run A:
## conv_engine
module conv_engine(
    input         clk,
    input         reset,
    input         en_ctrl,
    output [15:0] s_addr,
    output [15:0] w_addr,
    output [15:0] b_addr,
    input  [7:0]  signal,
    input  [7:0]  weight,
    input  [7:0]  bias,
    output [15:0] save_addr,
    output [7:0]  convout,
    output        en_write,
    output        finish
);
For scale: roughly 2000 cells after synthesis, roughly 200 flip-flops, ~100 I/O pins, ~18000 sq um of cells after synthesis.
Settings: LEC_CHECK=0, CAP_MARGIN=0, CORE_ASPECT_RATIO=0.5, CORE_MARGIN=7, CORE_UTILIZATION=56, CTS_CLUSTER_DIAMETER=301, CTS_CLUSTER_SIZE=49, PLACE_DENSITY=0.35, SETUP_SLACK_MARGIN=1.76, SLEW_MARGIN=20, TNS_END_PERCENT=20; clock period 10.0 ns.
run.sh (not shown) runs the stock make flow with config.mk's settings and CLKGATE_MAP_FILE=.
Run A finished all stages; the layout is clean.
The inputs of run B differ from those of run A as listed below.
# run A
export LEC_CHECK = 0
export CAP_MARGIN = 0
export CORE_ASPECT_RATIO = 0.5
export CORE_MARGIN = 7
export CORE_UTILIZATION = 56
export CTS_CLUSTER_DIAMETER = 301
export CTS_CLUSTER_SIZE = 49
export PLACE_DENSITY = 0.35
export SETUP_SLACK_MARGIN = 1.76
export SLEW_MARGIN = 20
export TNS_END_PERCENT = 20
create_clock -name core_clock -period 10.0 [get_ports {clk}]
# run B
export LEC_CHECK = 0
export ABC_AREA = 1
export CAP_MARGIN = 20
export CELL_PAD_IN_SITES_GLOBAL_PLACEMENT = 2
export CORE_ASPECT_RATIO = 1.27
export CORE_MARGIN = 2
export CORE_UTILIZATION = 40
export GPL_ROUTABILITY_DRIVEN = 0
export GPL_TIMING_DRIVEN = 0
export SLEW_MARGIN = 15
create_clock -name core_clock -period 10.0 [get_ports {clk}]
### Flow results
Delta (run B minus run A): path depth of the worst reg2reg path went up 17%; maximum clock frequency went down 3.6%; met3 track demand over resource went down 2.4 points; clock power share went down 2.8 points.
### run B -> run C
# run B
export LEC_CHECK = 0
export ABC_AREA = 1
export CAP_MARGIN = 20
export CELL_PAD_IN_SITES_GLOBAL_PLACEMENT = 2
export CORE_ASPECT_RATIO = 1.27
export CORE_MARGIN = 2
export CORE_UTILIZATION = 40
export GPL_ROUTABILITY_DRIVEN = 0
export GPL_TIMING_DRIVEN = 0
export SLEW_MARGIN = 15
create_clock -name core_clock -period 10.0 [get_ports {clk}]
# run C
export LEC_CHECK = 0
export CAP_MARGIN = 20
export CELL_PAD_IN_SITES_GLOBAL_PLACEMENT = 2
export CORE_MARGIN = 3
export CORE_UTILIZATION = 26
export CTS_CLUSTER_DIAMETER = 364
export GPL_ROUTABILITY_DRIVEN = 0
export MAX_ROUTING_LAYER = met4
export MIN_ROUTING_LAYER = met2
export PLACE_DENSITY_LB_ADDON = 0.3
export SLEW_MARGIN = 40
export TNS_END_PERCENT = 95
create_clock -name core_clock -period 10.0 [get_ports {clk}]
Notes after the runs:
- Cell area after layout was higher in the run labelled run B.
- Run B was routed with fewer vias than run C.
- Summary of run C over run B: clock-buffer cell count now smaller, post-layout period usage of the worst path now larger.
- Run C vs run B: combinational group share of total power down in run C
- Compared with run B, run C shows a power that is 0.16 mW lower.
- Changes observed in run C relative to run B: chip area from the yosys synthesis statistics fell by 660 sq um, multi-input combinational cell count fell by about 8%, cell count fell by 120.
The inputs of run D differ from those of run C as listed below.
# run C
export LEC_CHECK = 0
export CAP_MARGIN = 20
export CELL_PAD_IN_SITES_GLOBAL_PLACEMENT = 2
export CORE_MARGIN = 3
export CORE_UTILIZATION = 26
export CTS_CLUSTER_DIAMETER = 364
export GPL_ROUTABILITY_DRIVEN = 0
export MAX_ROUTING_LAYER = met4
export MIN_ROUTING_LAYER = met2
export PLACE_DENSITY_LB_ADDON = 0.3
export SLEW_MARGIN = 40
export TNS_END_PERCENT = 95
create_clock -name core_clock -period 10.0 [get_ports {clk}]
# run D
export LEC_CHECK = 0
export CAP_MARGIN = 20
export CORE_MARGIN = 2
export CORE_UTILIZATION = 40
export CTS_CLUSTER_DIAMETER = 364
export GPL_ROUTABILITY_DRIVEN = 0
export SLEW_MARGIN = 5
create_clock -name core_clock -period 10.0 [get_ports {clk}]
--- outcome ---
Tap cell instance count ends up lower on run D. Compared to run C, the routing of run D uses less wire. Between run D and run C, the difference in worst slack at placement is negligible. Register share of the cell area in run D vs run C: up 0.47 points.
--- input diff run D..run E ---
# run D
export LEC_CHECK = 0
export CAP_MARGIN = 20
export CORE_MARGIN = 2
export CORE_UTILIZATION = 40
export CTS_CLUSTER_DIAMETER = 364
export GPL_ROUTABILITY_DRIVEN = 0
export SLEW_MARGIN = 5
create_clock -name core_clock -period 10.0 [get_ports {clk}]
# run E
export LEC_CHECK = 0
export ABC_AREA = 1
export CAP_MARGIN = 20
export CELL_PAD_IN_SITES_GLOBAL_PLACEMENT = 2
export CORE_ASPECT_RATIO = 1.27
export CORE_MARGIN = 6
export CORE_UTILIZATION = 33
export GPL_ROUTABILITY_DRIVEN = 0
export GPL_TIMING_DRIVEN = 0
export SETUP_SLACK_MARGIN = 0.96
export SLEW_MARGIN = 15
create_clock -name core_clock -period 10.0 [get_ports {clk}]
[summary]
Compared to run D, run E has met2 layer usage reported by global route 4.9 points higher. The met3 layer wire length in the routed design number comes out higher for run D vs run E. Taking run D as the reference point, the number of filler instances in the final layout of run E rises by 1643. Side by side, adder and majority gate portion of the synthesized area turned out lower in run E than in run D. In run E, post-layout worst setup margin is higher than in run D.
diff inputs: run E => run F
# run E
export LEC_CHECK = 0
export ABC_AREA = 1
export CAP_MARGIN = 20
export CELL_PAD_IN_SITES_GLOBAL_PLACEMENT = 2
export CORE_ASPECT_RATIO = 1.27
export CORE_MARGIN = 6
export CORE_UTILIZATION = 33
export GPL_ROUTABILITY_DRIVEN = 0
export GPL_TIMING_DRIVEN = 0
export SETUP_SLACK_MARGIN = 0.96
export SLEW_MARGIN = 15
create_clock -name core_clock -period 10.0 [get_ports {clk}]
# run F
export LEC_CHECK = 0
export CAP_MARGIN = 30
export CORE_ASPECT_RATIO = 1.46
export CORE_MARGIN = 7
export CORE_UTILIZATION = 40
export CTS_CLUSTER_DIAMETER = 301
export CTS_CLUSTER_SIZE = 49
export SLEW_MARGIN = 20
create_clock -name core_clock -period 10.0 [get_ports {clk}]
Run F: flow completed, timing, DRC and antenna clean. Instance count along the most critical hold path (run F over run E): decrease, 1. Run E has higher number of placed instances with taps included than run F. Summary: with run E as the reference, worst reg2reg path depth in run F moved down by more than 10%. Between run F and run E, it is run F whose fraction of met3 tracks used by global routing is lower, by 0.48 points. | net switching power | run F vs run E | better |.

========
Setup of job 101:
Starting RTL as in the previous note.
==> flow/design.v (excerpt) <==
module conv_engine(
    input         clk,
    input         reset,
    input         en_ctrl,
    output [15:0] s_addr,
    output [15:0] w_addr,
    output [15:0] b_addr,
    input  [7:0]  signal,
    input  [7:0]  weight,
    input  [7:0]  bias,
    output [15:0] save_addr,
    output [7:0]  convout,
    output        en_write,
    output        finish
);
    wire s_convout, en_save, en_sum;
    wire en_mac, en_sat, en_mult_r;
    conv_ctrl groundctrl (
        .clk(clk),
        .reset(reset),
        .en_ctrl(en_ctrl),
        .s_addr(s_addr),
        .w_addr(w_addr),
        .b_addr(b_addr),
        .save_addr(save_addr),
        .en_sum(en_sum),
        .en_save(en_save),
        .en_write(en_write),
        .s_convout(s_convout),
        .en_sat(en_sat),
        .en_mac(en_mac),
        .en_mult_r(en_mult_r),
        .finish(finish)
    );
    convolve conv (
        .clk(clk),
        .reset(reset),
        .clken(en_mac),
        .s_convout(en_write),
        .en_sat(en_sat),
        .en_mult_r(en_mult_r),
        .bias(bias),
        .signal(signal),
        .weight(weight),
        .convout(convout)
    );
endmodule
==> flow/config.mk <==
export PLATFORM = sky130hd
export DESIGN_NAME = conv_engine
export DESIGN_NICKNAME = conv_engine
export VERILOG_FILES = /design/flow/design.v
export SDC_FILE = /design/flow/constraint.sdc
export NUM_CORES = 4
export LEC_CHECK = 0
export ABC_AREA = 1
export CAP_MARGIN = 15
export CELL_PAD_IN_SITES_DETAIL_PLACEMENT = 1
export CELL_PAD_IN_SITES_GLOBAL_PLACEMENT = 2
export CORE_ASPECT_RATIO = 1.27
export CORE_MARGIN = 6
export CORE_UTILIZATION = 33
export GPL_ROUTABILITY_DRIVEN = 1
export GPL_TIMING_DRIVEN = 0
export HOLD_SLACK_MARGIN = 0.17
export SETUP_SLACK_MARGIN = 0.96
export SLEW_MARGIN = 15
==> flow/constraint.sdc <==
create_clock -name core_clock -period 7.37 [get_ports {clk}]
set_input_delay 1.4740 -clock core_clock [delete_from_list [all_inputs] [get_ports {clk}]]
set_output_delay 1.4740 -clock core_clock [all_outputs]
set_load 0.01 [all_outputs]
For job 102, these inputs were changed with respect to job 101:
- a deleted CORE_ASPECT_RATIO that had been 1.27
- a deleted GPL_ROUTABILITY_DRIVEN that had been 1
- a change of CORE_UTILIZATION from 33 to 70
- a deleted GPL_TIMING_DRIVEN that had been 0
- a deleted HOLD_SLACK_MARGIN that had been 0.17
- a change of SETUP_SLACK_MARGIN from 0.96 to -0.36
- a deleted CELL_PAD_IN_SITES_GLOBAL_PLACEMENT that had been 2
- a change of CORE_MARGIN from 6 to 2
- a change of SLEW_MARGIN from 15 to 20
- a deleted ABC_AREA that had been 1
- a change of CAP_MARGIN from 15 to 20
- a deleted CELL_PAD_IN_SITES_DETAIL_PLACEMENT that had been 1
- a change of the clock period (ns, I/O delays scaled along) from 7.37 to 5.49
==> comparison <==
Finished, but not clean: job 102, with setup timing.
Job 101 ran to completion and came out clean on the timing, DRC and antenna checks.
Core utilization: job 102 vs job 101 up 50 points
As far as total area of sequential cells is concerned, job 101 and job 102 perform about the same.
Compared job 102 vs job 101, and worst-path maximum fanout is up in job 102.
Re vias per cell: job 101 and job 102 aren't equal, and the higher value belongs to job 102.
As far as clock network contribution to total cell area is concerned, job 102 and job 101 perform about the same.

========
conv_engine again, from the RTL that the note above started with.
## conv_engine
module conv_engine(
    input         clk,
    input         reset,
    input         en_ctrl,
    output [15:0] s_addr,
    output [15:0] w_addr,
    output [15:0] b_addr,
    input  [7:0]  signal,
    input  [7:0]  weight,
    input  [7:0]  bias,
    output [15:0] save_addr,
    output [7:0]  convout,
    output        en_write,
    output        finish
);
    wire s_convout, en_save, en_sum;
    wire en_mac, en_sat, en_mult_r;
    conv_ctrl groundctrl (
        .clk(clk),
        .reset(reset),
        .en_ctrl(en_ctrl),
        .s_addr(s_addr),
        .w_addr(w_addr),
        .b_addr(b_addr),
        .save_addr(save_addr),
        .en_sum(en_sum),
        .en_save(en_save),
        .en_write(en_write),
        .s_convout(s_convout),
        .en_sat(en_sat),
        .en_mac(en_mac),
        .en_mult_r(en_mult_r),
        .finish(finish)
    );
    convolve conv (
        .clk(clk),
        .reset(reset),
        .clken(en_mac),
  ...
clock: 4.76 ns
lec_check: 0
abc_area: 1
cap_margin: 5
cell_pad_in_sites_global_placement: 2
core_margin: 2
core_utilization: 32
cts_cluster_diameter: 330
cts_cluster_size: 40
gpl_routability_driven: 0
gpl_timing_driven: 1
min_routing_layer: met2
place_density_lb_addon: 0.11
setup_slack_margin: -0.21
slew_margin: 30
tns_end_percent: 35
The starting point finished with setup timing left.
Then changed:
Settings changed: ABC_AREA 1 to not set, CAP_MARGIN 5 to 20, CELL_PAD_IN_SITES_GLOBAL_PLACEMENT 2 to not set, CORE_UTILIZATION 32 to 44, CTS_CLUSTER_DIAMETER 330 to not set, CTS_CLUSTER_SIZE 40 to not set, GPL_ROUTABILITY_DRIVEN 0 to not set, GPL_TIMING_DRIVEN 1 to not set, MIN_ROUTING_LAYER met2 to not set, PLACE_DENSITY_LB_ADDON 0.11 to not set, SETUP_SLACK_MARGIN -0.21 to not set, SLEW_MARGIN 30 to 20, TNS_END_PERCENT 35 to not set.
Clock period 4.76 ns to 4.51 ns, I/O delays scaled along.
The new run finished with setup timing left.
Final cell count goes down by 16%.
Register-to-register slack gets worse by 0.29 ns.
Area after synthesis goes down by 3.6%.
Wire length goes down by 15%.
Non-clock buffer count goes up by 18.
Global-route usage goes down by 5.7 points.
Final area stays flat.
Hold slack gets better by 0.039 ns.
Sequential cell count stays the same.
Worst setup slack gets worse by 0.46 ns.
Critical path depth stays the same.
Then changed:
Settings changed: CORE_UTILIZATION 44 to 66, CTS_CLUSTER_DIAMETER set to 356, CTS_CLUSTER_SIZE set to 97, PLACE_DENSITY set to 0.35.
Clock period 4.51 ns to 5.1 ns, I/O delays scaled along.
After rerunning: The changed run finished but fails on setup timing. Worst hold slack is worse by 0.0069 ns. Global-route usage increases by 12 points. Total power decreases by 9.0%. First-iteration DRC count came out higher by 110%. Wire length increases by 26%. Clock skew went up by 0.0092 ns. Count of clock-buffer cells in the layout is unchanged.
Then changed:
Settings changed: CORE_UTILIZATION 66 to 40, CTS_CLUSTER_DIAMETER 356 to not set, CTS_CLUSTER_SIZE 97 to not set, PLACE_DENSITY 0.35 to not set.
Clock period 5.1 ns to 10.0 ns, I/O delays scaled along.
What happened: The new run ran to the end with no violations; via count came out lower by about 19%; clock skew came out lower by 0.0085 ns; first-iteration DRC count came out lower by about 56%; wire length came out lower by 31%; sequential share of layout area came out higher by 3.1 points; design area came out lower by 16%; die area came out higher by 63%.
Then changed:
Clock period 10.0 ns to 8.44 ns, I/O delays scaled along.
- routed wire length stays flat
- hold slack degrades by 0.0047 ns
- power is higher by 18%
- utilization is about the same
- cell area is about the same
- cell count barely changes
- synthesized cell count stays the same
- setup slack loses 1.2 ns
Then changed:
Settings changed: CORE_UTILIZATION 40 to 68.
Clock period 8.44 ns to 7.45 ns, I/O delays scaled along.
The changed run completed without violations. Cell area is higher by 0.69%. Clock-buffer cell count goes down by 4. Area after synthesis is unchanged. Clock skew is higher by 0.0045 ns. Sequential cell count is unchanged.

========
conv_engine again, from the RTL that the note above started with.
export LEC_CHECK = 0
export CAP_MARGIN = 5
export CORE_ASPECT_RATIO = 0.87
export CORE_MARGIN = 2
export CORE_UTILIZATION = 70
export CTS_CLUSTER_DIAMETER = 26
export MAX_ROUTING_LAYER = met4
export SETUP_SLACK_MARGIN = 1.71
export SLEW_MARGIN = 20
export TNS_END_PERCENT = 5
create_clock -name core_clock -period 6.76 [get_ports {clk}]
Edit:
Settings changed: CORE_ASPECT_RATIO 0.87 to not set, MAX_ROUTING_LAYER met4 to not set, PLACE_DENSITY set to 0.64, TNS_END_PERCENT 5 to not set.
Clock period 6.76 ns to 6.67 ns, I/O delays scaled along.
- With this change the flow ended with an error in global routing
- synthesized area does not change
- die size is about the same
- synthesized cell count is unchanged
Edit:
Settings changed: ABC_AREA set to 1, CAP_MARGIN 5 to 20, CTS_CLUSTER_DIAMETER 26 to not set, PLACE_DENSITY 0.64 to 0.4, SETUP_SLACK_MARGIN 1.71 to 0.51.
Clock period 6.67 ns to 5.49 ns, I/O delays scaled along.
The new run produced a layout that fails on negative setup slack.
Die size goes up by 3.7%.
Synthesized area goes up by 3.8%.
Synthesized cell count goes up by 18%.
Edit:
Settings changed: ABC_AREA 1 to not set, CAP_MARGIN 20 to 5, CTS_CLUSTER_DIAMETER set to 26, PLACE_DENSITY 0.4 to not set, SETUP_SLACK_MARGIN 0.51 to 1.71.
Clock period 5.49 ns to 6.76 ns, I/O delays scaled along.
Effect: This time the run completed with no timing, DRC or antenna violations. Synthesized area came out lower by about 3.6%. First-iteration DRC count drops by 2.1%. Wire length came out lower by 1.6%. Setup slack is better by 0.78 ns.

========
conv_engine again, from the RTL that the note above started with.
==> flow/config.mk <==
export PLATFORM = sky130hd
export DESIGN_NAME = conv_engine
export DESIGN_NICKNAME = conv_engine
export VERILOG_FILES = /design/flow/design.v
export SDC_FILE = /design/flow/constraint.sdc
export NUM_CORES = 4
export LEC_CHECK = 0
export ABC_AREA = 1
export CAP_MARGIN = 20
export CORE_MARGIN = 2
export CORE_UTILIZATION = 72
export CTS_CLUSTER_DIAMETER = 381
export CTS_CLUSTER_SIZE = 13
export GPL_TIMING_DRIVEN = 1
export PLACE_DENSITY_LB_ADDON = 0.14
export SETUP_SLACK_MARGIN = 0.6
export SLEW_MARGIN = 40
export TNS_END_PERCENT = 70
==> flow/constraint.sdc <==
create_clock -name core_clock -period 2.05 [get_ports {clk}]
set_input_delay 0.4100 -clock core_clock [delete_from_list [all_inputs] [get_ports {clk}]]
set_output_delay 0.4100 -clock core_clock [all_outputs]
set_load 0.01 [all_outputs]
The first run died in 4_1_cts.
Edit:
--- a/flow/config.mk
+++ b/flow/config.mk
@@ -10,9 +10,9 @@
 export CORE_MARGIN = 2
 export CORE_UTILIZATION = 72
-export CTS_CLUSTER_DIAMETER = 381
-export CTS_CLUSTER_SIZE = 13
+export CTS_CLUSTER_SIZE = 76
 export GPL_TIMING_DRIVEN = 1
-export PLACE_DENSITY_LB_ADDON = 0.14
-export SETUP_SLACK_MARGIN = 0.6
-export SLEW_MARGIN = 40
+export HOLD_SLACK_MARGIN = 0.29
+export PLACE_DENSITY_LB_ADDON = 0.11
+export SETUP_SLACK_MARGIN = -0.28
+export SLEW_MARGIN = 10
 export TNS_END_PERCENT = 70
==> flow/constraint.sdc (replaced) <==
create_clock -name core_clock -period 5.33 [get_ports {clk}]
set_input_delay 1.0660 -clock core_clock [delete_from_list [all_inputs] [get_ports {clk}]]
set_output_delay 1.0660 -clock core_clock [all_outputs]
set_load 0.01 [all_outputs]
Outcome: The changed run completed, yet does not pass: negative setup slack. Die size is unchanged. Synthesized cell count does not change. Area after synthesis does not change.
Edit:
--- a/flow/config.mk
+++ b/flow/config.mk
@@ -9,10 +9,10 @@
 export CAP_MARGIN = 20
 export CORE_MARGIN = 2
-export CORE_UTILIZATION = 72
+export CORE_UTILIZATION = 71
 export CTS_CLUSTER_SIZE = 76
 export GPL_TIMING_DRIVEN = 1
-export HOLD_SLACK_MARGIN = 0.29
+export HOLD_SLACK_MARGIN = -0.05
 export PLACE_DENSITY_LB_ADDON = 0.11
-export SETUP_SLACK_MARGIN = -0.28
+export SETUP_SLACK_MARGIN = 1.53
 export SLEW_MARGIN = 10
 export TNS_END_PERCENT = 70
What happened: This time the run did not get past 5_1_grt on GRT-0232. Synthesized area stays the same. Synthesized cell count stays the same. Die size rose slightly.
Edit:
--- a/flow/config.mk
+++ b/flow/config.mk
@@ -9,10 +9,9 @@
 export CAP_MARGIN = 20
 export CORE_MARGIN = 2
-export CORE_UTILIZATION = 71
-export CTS_CLUSTER_SIZE = 76
+export CORE_UTILIZATION = 72
+export CTS_CLUSTER_DIAMETER = 204
+export CTS_CLUSTER_SIZE = 13
 export GPL_TIMING_DRIVEN = 1
-export HOLD_SLACK_MARGIN = -0.05
-export PLACE_DENSITY_LB_ADDON = 0.11
-export SETUP_SLACK_MARGIN = 1.53
+export SETUP_SLACK_MARGIN = 0.36
 export SLEW_MARGIN = 10
 export TNS_END_PERCENT = 70
==> flow/constraint.sdc (replaced) <==
create_clock -name core_clock -period 2.05 [get_ports {clk}]
set_input_delay 0.4100 -clock core_clock [delete_from_list [all_inputs] [get_ports {clk}]]
set_output_delay 0.4100 -clock core_clock [all_outputs]
set_load 0.01 [all_outputs]
Outcome: The new run aborted during 4_1_cts on DPL-0038. Area after synthesis does not change. Synthesized cell count does not change. Die area falls by 1.4%.
Edit:
==> flow/config.mk (replaced) <==
export PLATFORM = sky130hd
export DESIGN_NAME = conv_engine
export DESIGN_NICKNAME = conv_engine
export VERILOG_FILES = /design/flow/design.v
export SDC_FILE = /design/flow/constraint.sdc
export NUM_CORES = 4
export LEC_CHECK = 0
export CAP_MARGIN = 20
export CORE_MARGIN = 2
export CORE_UTILIZATION = 40
export SLEW_MARGIN = 20
==> flow/constraint.sdc (replaced) <==
create_clock -name core_clock -period 5.1 [get_ports {clk}]
set_input_delay 1.0200 -clock core_clock [delete_from_list [all_inputs] [get_ports {clk}]]
set_output_delay 1.0200 -clock core_clock [all_outputs]
set_load 0.01 [all_outputs]
Result:
- The changed run finished but fails on negative setup slack
- die area grows by about 70%
- area after synthesis fell by 3.6%
- synthesized cell count goes down by 15%
Edit:
--- a/flow/config.mk
+++ b/flow/config.mk
@@ -8,4 +8,7 @@
 export CAP_MARGIN = 20
 export CORE_MARGIN = 2
-export CORE_UTILIZATION = 40
+export CORE_UTILIZATION = 72
+export CTS_CLUSTER_DIAMETER = 100
+export PLACE_DENSITY_LB_ADDON = 0.25
+export SETUP_SLACK_MARGIN = -0.36
 export SLEW_MARGIN = 20
==> flow/constraint.sdc (replaced) <==
create_clock -name core_clock -period 5.49 [get_ports {clk}]
set_input_delay 1.0980 -clock core_clock [delete_from_list [all_inputs] [get_ports {clk}]]
set_output_delay 1.0980 -clock core_clock [all_outputs]
set_load 0.01 [all_outputs]
Outcome: The changed run finished but failed the layout checks on negative setup slack. Wire length grows by well over a third. Worst setup slack is worse by 0.98 ns. Critical path depth goes down by 3. Clock power shrinks by a few percent. Combinational power climbs by a few percent. Non-clock buffer count went down by 94. Global-route usage increases by 24 points. Synthesized area does not change. Die area goes down by well over a third. Cell area shrinks by a little under a tenth.
No activity file was given, so power comes from the tool's default toggle rates.
